// matrix_mul
module matrix_mul(
    input wire clk,
    input wire reset,
    input wire start,
    input wire [8:0][7:0] matrix_a,
    input wire [8:0][7:0] matrix_b,
    output reg [8:0][15:0] result,
    output reg done
);
Size in the first run: ~12,000 um2 of cells after synthesis.
clock: 10.0 ns
lec_check: 0
cap_margin: 20
core_margin: 2
core_utilization: 40
place_density: 0.6
slew_margin: 20
run.sh (not shown) runs the stock make flow with config.mk's settings and CLKGATE_MAP_FILE=.
Rerun with:
--- a/flow/config.mk
+++ b/flow/config.mk
@@ -8 +8,2 @@
-export CAP_MARGIN = 20
+export CAP_MARGIN = 25
+export CORE_ASPECT_RATIO = 0.51
@@ -10,3 +11,6 @@
-export CORE_UTILIZATION = 40
-export PLACE_DENSITY = 0.6
-export SLEW_MARGIN = 20
+export CORE_UTILIZATION = 55
+export CTS_CLUSTER_DIAMETER = 376
+export CTS_CLUSTER_SIZE = 98
+export HOLD_SLACK_MARGIN = -0.07
+export SLEW_MARGIN = 5
+export TNS_END_PERCENT = 15
After rerunning: The new run completed without violations. Utilization is higher by 21 points. Die area is lower by 26%. Global-route usage is higher by 7.7 points. Clock-buffer cell count stays the same.
Rerun with:
--- a/flow/config.mk
+++ b/flow/config.mk
@@ -9 +9 @@
-export CORE_ASPECT_RATIO = 0.51
+export CORE_ASPECT_RATIO = 1.86
@@ -13 +13 @@
-export CTS_CLUSTER_SIZE = 98
+export CTS_CLUSTER_SIZE = 80
Result: The new run completed without violations. Sequential share of layout area stays flat. Via count went down by 0.82%. Utilization is lower by 1.4 points. First-iteration DRC count fell by 32%. Cell area stays flat. Register-to-register slack improves by 0.02 ns. Worst hold slack loses 0.016 ns. Synthesized area is unchanged. Die area barely changes. Wire length goes down by 8.4%.
Rerun with:
==> flow/config.mk (replaced) <==
export PLATFORM = sky130hd
export DESIGN_NAME = matrix_mul
export DESIGN_NICKNAME = matrix_mul
export VERILOG_FILES = /design/flow/design.v
export SDC_FILE = /design/flow/constraint.sdc
export NUM_CORES = 4
export LEC_CHECK = 0
export CAP_MARGIN = 10
export CELL_PAD_IN_SITES_GLOBAL_PLACEMENT = 0
export CORE_MARGIN = 8
export CORE_UTILIZATION = 71
export CTS_CLUSTER_DIAMETER = 31
export SETUP_SLACK_MARGIN = 1.51
export SLEW_MARGIN = 15
export TNS_END_PERCENT = 65
The new run completed without violations.
Setup slack got worse by 0.40 ns.
Area after synthesis does not change.
Fmax shrinks by a few percent.
Routed wire length rose by well over a third.
Synthesized cell count does not change.
Rerun with:
--- a/flow/config.mk
+++ b/flow/config.mk
@@ -8 +8 @@
-export CAP_MARGIN = 10
+export CAP_MARGIN = 0
@@ -11 +11 @@
-export CORE_UTILIZATION = 71
+export CORE_UTILIZATION = 40
@@ -15 +14,0 @@
-export TNS_END_PERCENT = 65
Outcome: Wire length came out lower by a quarter to a third; hold slack is worse by 0.072 ns; via count came out lower by about a fifth.

* * *

red:
Starting RTL as in the previous note.
==> flow/design.v (excerpt) <==
module matrix_mul(
    input wire clk,
    input wire reset,
    input wire start,
    input wire [8:0][7:0] matrix_a,
    input wire [8:0][7:0] matrix_b,
    output reg [8:0][15:0] result,
    output reg done
);
==> flow/config.mk <==
export PLATFORM = sky130hd
export DESIGN_NAME = matrix_mul
export DESIGN_NICKNAME = matrix_mul
export VERILOG_FILES = /design/flow/design.v
export SDC_FILE = /design/flow/constraint.sdc
export NUM_CORES = 4
export LEC_CHECK = 0
export CAP_MARGIN = 20
export CORE_MARGIN = 2
export CORE_UTILIZATION = 40
export SETUP_SLACK_MARGIN = 2.41
export SLEW_MARGIN = 15
==> flow/constraint.sdc <==
create_clock -name core_clock -period 10.0 [get_ports {clk}]
set_input_delay 2.0000 -clock core_clock [delete_from_list [all_inputs] [get_ports {clk}]]
set_output_delay 2.0000 -clock core_clock [all_outputs]
set_load 0.01 [all_outputs]
red: all stages complete, timing, DRC and antenna checks passed
Modified inputs, blue compared to red
# red
export LEC_CHECK = 0
export CAP_MARGIN = 20
export CORE_MARGIN = 2
export CORE_UTILIZATION = 40
export SETUP_SLACK_MARGIN = 2.41
export SLEW_MARGIN = 15
create_clock -name core_clock -period 10.0 [get_ports {clk}]
# blue
export LEC_CHECK = 0
export CAP_MARGIN = 25
export CORE_ASPECT_RATIO = 0.5
export CORE_MARGIN = 2
export CORE_UTILIZATION = 55
export CTS_CLUSTER_DIAMETER = 376
export CTS_CLUSTER_SIZE = 80
export HOLD_SLACK_MARGIN = -0.07
export PLACE_DENSITY = 0.4
export SETUP_SLACK_MARGIN = 1.97
export SLEW_MARGIN = 5
export TNS_END_PERCENT = 15
create_clock -name core_clock -period 10.0 [get_ports {clk}]
Findings:
Looking at red and blue, the part of the power in combinational logic is a wash.
When blue is set beside red, its average routed wire per standard cell turns out to be 0.55 µm larger.
As of blue, sum of met3 wire segment lengths after detailed routing had risen by more than half compared to red.
blue improves on red in overall routed net length.
Going from red to blue, met3 layer usage reported by global route grows by 2.2 points.
Changes observed in blue relative to red: overall global routing resource usage moved up, number of ordinary and repair buffers in the finished layout now sits higher.
[inputs] green vs blue
# blue
export LEC_CHECK = 0
export CAP_MARGIN = 25
export CORE_ASPECT_RATIO = 0.5
export CORE_MARGIN = 2
export CORE_UTILIZATION = 55
export CTS_CLUSTER_DIAMETER = 376
export CTS_CLUSTER_SIZE = 80
export HOLD_SLACK_MARGIN = -0.07
export PLACE_DENSITY = 0.4
export SETUP_SLACK_MARGIN = 1.97
export SLEW_MARGIN = 5
export TNS_END_PERCENT = 15
create_clock -name core_clock -period 10.0 [get_ports {clk}]
# green
export LEC_CHECK = 0
export CAP_MARGIN = 5
export CELL_PAD_IN_SITES_DETAIL_PLACEMENT = 2
export CELL_PAD_IN_SITES_GLOBAL_PLACEMENT = 0
export CORE_ASPECT_RATIO = 1.14
export CORE_MARGIN = 8
export CORE_UTILIZATION = 71
export CTS_CLUSTER_DIAMETER = 163
export CTS_CLUSTER_SIZE = 87
export SETUP_SLACK_MARGIN = 1.51
export SLEW_MARGIN = 15
export TNS_END_PERCENT = 65
create_clock -name core_clock -period 10.0 [get_ports {clk}]
Findings:
Die height (blue / green): 0.70
Routability congestion estimate was lower in the run labelled blue.
Taking green as 1.0, blue lands at 0.75 on standard-cell row count.
Re top-level I/O count: no difference whatsoever between green and blue.
green did not finish: a tool error stopped it during detailed placement.
Comparing green against blue, there is no change at all in post-synthesis average cell area.
Initial standard-cell utilization of the core ends up lower on blue.
On summed standard-cell area reported by yosys, green and blue are basically level.
[compare] base=blue new=green: adder-cell area share of the yosys netlist neither gained nor lost much; width of the die down 76 µm; placeable core area shows a reduction of 4800 µm².
On green: die size is 7.8% lower than what blue gave.
#### Input delta (orange over green)
# green
export LEC_CHECK = 0
export CAP_MARGIN = 5
export CELL_PAD_IN_SITES_DETAIL_PLACEMENT = 2
export CELL_PAD_IN_SITES_GLOBAL_PLACEMENT = 0
export CORE_ASPECT_RATIO = 1.14
export CORE_MARGIN = 8
export CORE_UTILIZATION = 71
export CTS_CLUSTER_DIAMETER = 163
export CTS_CLUSTER_SIZE = 87
export SETUP_SLACK_MARGIN = 1.51
export SLEW_MARGIN = 15
export TNS_END_PERCENT = 65
create_clock -name core_clock -period 10.0 [get_ports {clk}]
# orange
export LEC_CHECK = 0
export CAP_MARGIN = 20
export CELL_PAD_IN_SITES_GLOBAL_PLACEMENT = 2
export CORE_MARGIN = 8
export CORE_UTILIZATION = 40
export CTS_CLUSTER_DIAMETER = 31
export SETUP_SLACK_MARGIN = 2.41
export SLEW_MARGIN = 15
create_clock -name core_clock -period 10.0 [get_ports {clk}]
--- outcome ---
Going from green to orange, floorplan die area +68%; post-synthesis chip area from yosys ~0 delta; height of the die +22%. Across green and orange, a clean result was obtained everywhere but in green. green never completed; the flow aborted with a tool error in detailed placement. There was hardly any difference in portion of netlist area occupied by mux cells between orange and green. The placeable core region of orange exceeds that of green by 79%. From orange to green, area after synthesis did not move at all.
No activity file was given, so power comes from the tool's default toggle rates.
